Setup of v26:
Design axi4_slave, start of the top module:
module axi4_slave #(
    parameter int          NUM_REGS   = 4     ,
    parameter integer      ID_WIDTH   = 4     ,
    parameter integer      ADDR_WIDTH = 32    ,
    parameter integer      DATA_WIDTH = 32    ,
    parameter logic [31:0] BASE_ADDR  = 32'h0
)(
    input  logic                     ACLK,
    input  logic                     ARESETN,
    input  logic [ID_WIDTH-1:0]       S_AXI_AWID     ,
    input  logic [ADDR_WIDTH-1:0]     S_AXI_AWADDR   ,
    input  logic [7:0]                S_AXI_AWLEN    ,
    input  logic [2:0]                S_AXI_AWSIZE   ,
    input  logic [1:0]                S_AXI_AWBURST  ,
    input  logic                      S_AXI_AWVALID  ,
    output logic                      S_AXI_AWREADY  ,
    input  logic [DATA_WIDTH-1:0]     S_AXI_WDATA    ,
    input  logic [(DATA_WIDTH/8)-1:0] S_AXI_WSTRB    ,
    input  logic                      S_AXI_WLAST    ,
    input  logic                      S_AXI_WVALID   ,
    output logic                      S_AXI_WREADY   ,
    output logic [ID_WIDTH-1:0]       S_AXI_BID      ,
    output logic [1:0]                S_AXI_BRESP    ,
    output logic                      S_AXI_BVALID   ,
    input  logic                      S_AXI_BREADY   ,
  ...
clock: 162.0 ns
lec_check: 0
cap_margin: 20
core_margin: 2
core_utilization: 71
cts_cluster_size: 34
place_density: 0.65
slew_margin: 20
run.sh (not shown) runs the stock make flow with config.mk's settings and CLKGATE_MAP_FILE=.
Changes in v23 relative to v26:
- CORE_UTILIZATION changed from 71 to 40
- CTS_CLUSTER_SIZE removed (was 34)
- PLACE_DENSITY changed from 0.65 to 0.6
- the clock period (ns, I/O delays scaled along) changed from 162.0 to 269.0
==> results <==
Looking at the reports, v23 completed the entire flow and the layout it produced met the timing, DRC and antenna checks. Changes observed in v23 relative to v26: worst endpoint data arrival time now sits higher, wire length of the first global-routing pass -1.2%, post-route non-filler standard cell count rose 892. Against v26, number of global-route vias before repair in v23 fell by a few percent. Vias after detailed routing: v23 and v26 compared, lower one is v23. The reg-to-reg setup timing slack in v23 was higher than what v26 gave. When v23 is measured against v26, its number of gates on the worst path with buffers counted turns out about 0.9% lower.
[inputs] v31 vs v23
- removing PLACE_DENSITY (formerly 0.6)
- changing CORE_UTILIZATION from 40 to 65
- changing the clock period (ns, I/O delays scaled along) from 269.0 to 162.0
### Flow results
- When v31 is measured against v23, its initial antenna violation count turns out 6 lower.
- v31: global-route met3 utilization 1.9 points above v23
- v31 gives more count of cells along the worst register-to-register path than v23 did.
- Compared with v23, v31 shows routed wire length that has gone down by a few percent.
- Comparing v23 and v31, routed via count divided by cell count is higher on v31.
Changes in v50 relative to v31:
- swapping 65 for 40 in CORE_UTILIZATION
- putting PLACE_DENSITY at 0.6 where nothing was set
- swapping 162.0 for 155.0 in the clock period (ns, I/O delays scaled along)
[summary]
Vias after detailed routing | v50 below v31. Compared with v31, finished layout cell area in v50 increased slightly. Taking v31 as the reference, in v50 sequential share of layout area now sits lower; detail-routed net length per standard cell now sits lower; wire length now sits higher; non-clock buffer count now sits higher. Changes observed in v50 relative to v31: area of the chip grew by 62%; worst clock skew ~0 delta.

---

Setup of xenon:
Starting RTL as in the previous note.
Settings: LEC_CHECK=0, ABC_AREA=1, CAP_MARGIN=15, CORE_ASPECT_RATIO=0.69, CORE_MARGIN=2, CORE_UTILIZATION=72, CTS_CLUSTER_SIZE=10, PLACE_DENSITY=0.6, SLEW_MARGIN=20; clock period 82.5 ns.
xenon: aborted in 3_5_place_dp (tool error)
Modified inputs, yarrow compared to xenon
Settings: a change of CTS_CLUSTER_SIZE from 10 to 100; a deleted CORE_ASPECT_RATIO that had been 0.69; an added TNS_END_PERCENT of 10; an added CTS_CLUSTER_DIAMETER of 371.
Findings:
- yarrow | ERROR | 3_5_place_dp
- The core utilization before placement number comes out higher for xenon vs yarrow.
- Total of flip-flops plus latches after synthesis came out exactly the same in xenon and yarrow.
- yarrow vs. xenon: synthesized instance count neither gained nor lost much, global placement routability congestion picked up an extra 5.2%, xor-xnor portion of the synthesized cell area neither gained nor lost much, number of unique standard cell types used by synthesis neither gained nor lost much.
- In the tables for xenon and yarrow, placement row count reads lower with xenon.
- Note that the height of the chip recorded for xenon amounts to 0.833 times the value seen in yarrow.
- Overall die area across xenon and yarrow: no real change.
- Diff xenon -> yarrow: core footprint increased 0.69%, yosys synthesis chip area essentially unchanged.
Input changes introduced in raven (baseline for comparison: yarrow):
Settings: PLACE_DENSITY: 0.6 -> 0.66; CTS_CLUSTER_DIAMETER: 371 -> unset; CAP_MARGIN: 15 -> 20; MAX_ROUTING_LAYER: unset -> met4; TNS_END_PERCENT: 10 -> 5; CTS_CLUSTER_SIZE: 100 -> unset; the clock period (ns, I/O delays scaled along): 82.5 -> 86.0.
--- outcome ---
- Diff raven..yarrow | area fraction in compound gates after synthesis | unchanged
- Compared with yarrow, in raven post-synthesis sequential element count was more or less identical, sequential area share after synthesis was more or less identical, mean instance size in the synthesized netlist was more or less identical, chip area was more or less identical, cell count after synthesis was more or less identical.
- Diff raven..yarrow | simple-gate portion of the synthesized area | unchanged
- Area of the mapped netlist: raven vs yarrow identical
- raven -> yarrow: vertical die dimension delta 0, exact match
- Going from yarrow to raven, final estimated routing congestion in global placement grows by about 1%.
- raven: aborted in 5_1_grt (tool error)

---

== lane 1 ==
Starting RTL as in the previous note.
export LEC_CHECK = 0
export CAP_MARGIN = 0
export CORE_ASPECT_RATIO = 0.5
export CORE_MARGIN = 9
export CORE_UTILIZATION = 40
export PLACE_DENSITY = 0.6
export SETUP_SLACK_MARGIN = -2.0
export SLEW_MARGIN = 0
create_clock -name core_clock -period 200.0 [get_ports {ACLK}]
Lane 1 reached the end of the flow, and the finished layout is clean on the timing, DRC and antenna checks.
What lane 2 does differently from lane 1 at the input level:
--- a/flow/config.mk
+++ b/flow/config.mk
@@ -8,3 +8,5 @@
-export CAP_MARGIN = 0
-export CORE_ASPECT_RATIO = 0.5
-export CORE_MARGIN = 9
+export ABC_AREA = 1
+export CAP_MARGIN = 20
+export CELL_PAD_IN_SITES_DETAIL_PLACEMENT = 2
+export CELL_PAD_IN_SITES_GLOBAL_PLACEMENT = 1
+export CORE_MARGIN = 2
@@ -12,3 +14,7 @@
-export PLACE_DENSITY = 0.6
-export SETUP_SLACK_MARGIN = -2.0
-export SLEW_MARGIN = 0
+export CTS_CLUSTER_DIAMETER = 386
+export MAX_ROUTING_LAYER = met4
+export MIN_ROUTING_LAYER = met2
+export PLACE_DENSITY = 0.43
+export SETUP_SLACK_MARGIN = 5.0
+export SLEW_MARGIN = 20
+export TNS_END_PERCENT = 25
Findings:
Lane 1 reached the end of the flow, and the finished layout is clean on the timing, DRC and antenna checks. Flow for lane 2 halted at global routing (5_1_grt), error code GRT-0116. Side by side, placer congestion estimate turned out higher in lane 2 than in lane 1. Of lane 1 and lane 2, the run reporting the higher share of cell area taken by muxes after synthesis was lane 1. Comparing lane 1 and lane 2, simple-gate share of the synthesized area is lower on lane 1. Lane 2 falls short of lane 1 in post-synth design cell area. Diff lane 1 -> lane 2 | die span in x | decrease of 26%. NOTE chip area line of the yosys report lane 1->lane 2 increased by more than 10%. Compared to lane 1, lane 2 was floorplanned on a bigger die. Per the comparison of lane 2 with lane 1, chip height went up by 43%, synthesized cell count increased about 37%. Compared with lane 1, lane 2 shows adder and majority gate portion of the synthesized area lower by 2.5 points. Lane 2 vs lane 1 — number of cell instances after yosys synthesis climbed by more than a quarter.
Modified inputs, lane 3 compared to lane 2
--- a/flow/config.mk
+++ b/flow/config.mk
@@ -8 +7,0 @@
-export ABC_AREA = 1
@@ -10 +8,0 @@
-export CELL_PAD_IN_SITES_DETAIL_PLACEMENT = 2
@@ -15,3 +12,0 @@
-export MAX_ROUTING_LAYER = met4
-export MIN_ROUTING_LAYER = met2
-export PLACE_DENSITY = 0.43
@@ -20 +14,0 @@
-export TNS_END_PERCENT = 25
[summary]
Lane 3 closes out successfully: all stages finished, all timing, DRC and antenna checks passed.
Lane 3: xor-xnor portion of the synthesized cell area 2.0 points below lane 2
On floorplan die height, the lower figure sits with lane 3, not lane 2.
Lane 3 has unique cell type count in the Yosys netlist above what lane 2 had.
Number of cells in the yosys synthesis report (higher): lane 2
Comparing post-detailed-placement half-perimeter wirelength for lane 2 and lane 3, the bigger number came from lane 2.
Compared lane 3 vs lane 2, and number of levels the H-tree was split into is down in lane 3.
Netlist area before placement: lane 3 < lane 2
Lane 3 ends up with a die boundary width that is 6.0% lower than in lane 2.
Chip area line of the yosys report down 12% in lane 3 wrt lane 2
What lane 4 does differently from lane 3 at the input level:
--- a/flow/config.mk
+++ b/flow/config.mk
@@ -9 +8,0 @@
-export CELL_PAD_IN_SITES_GLOBAL_PLACEMENT = 1
@@ -12,2 +11 @@
-export CTS_CLUSTER_DIAMETER = 386
-export SETUP_SLACK_MARGIN = 5.0
+export PLACE_DENSITY = 0.6
--- outcome ---
Diff lane 3 -> lane 4: maximum frequency from static timing analysis now sits higher, post-synthesis instance area now sits at about the same level, critical path depth now sits lower. Reported for lane 3 and lane 4, placement row count turned out identical to the last digit. Total vias in the final route sits higher in lane 4 than in lane 3. | buffering stage count on the worst path with inverters included | lane 4 vs lane 3 | 2 lower |. Worst slack on hold paths essentially unchanged between lane 4 and lane 3. Lane 3 → lane 4: global router's overall resource usage went down; post-layout minimum cycle time went down; final cell count did not really move. Lane 3 has higher met1 track demand over resource in global routing than lane 4.
### lane 4 -> lane 5
--- a/flow/config.mk
+++ b/flow/config.mk
@@ -8,0 +9,2 @@
+export CELL_PAD_IN_SITES_DETAIL_PLACEMENT = 2
+export CELL_PAD_IN_SITES_GLOBAL_PLACEMENT = 1
@@ -11 +13,4 @@
-export PLACE_DENSITY = 0.6
+export CTS_CLUSTER_DIAMETER = 386
+export MAX_ROUTING_LAYER = met4
+export PLACE_DENSITY = 0.43
+export SETUP_SLACK_MARGIN = 5.0
==> comparison <==
Lane 5 against lane 4: worst-case reg-to-reg path depth picked up an extra 6, total routed wirelength picked up an extra about 26%.
Maximum frequency for lane 5: about 2% down relative to lane 4
Sequential share of cell area delta (lane 4 -> lane 5): insignificant
Lane 4 | stages: all done | timing, DRC, antenna: all pass
Lane 5 finished all stages; the layout is clean.
The number of cells traversed by the worst hold path reported for lane 5 is smaller than that of lane 4 by 1.
CTS H-tree depth: lane 5 vs lane 4 identical
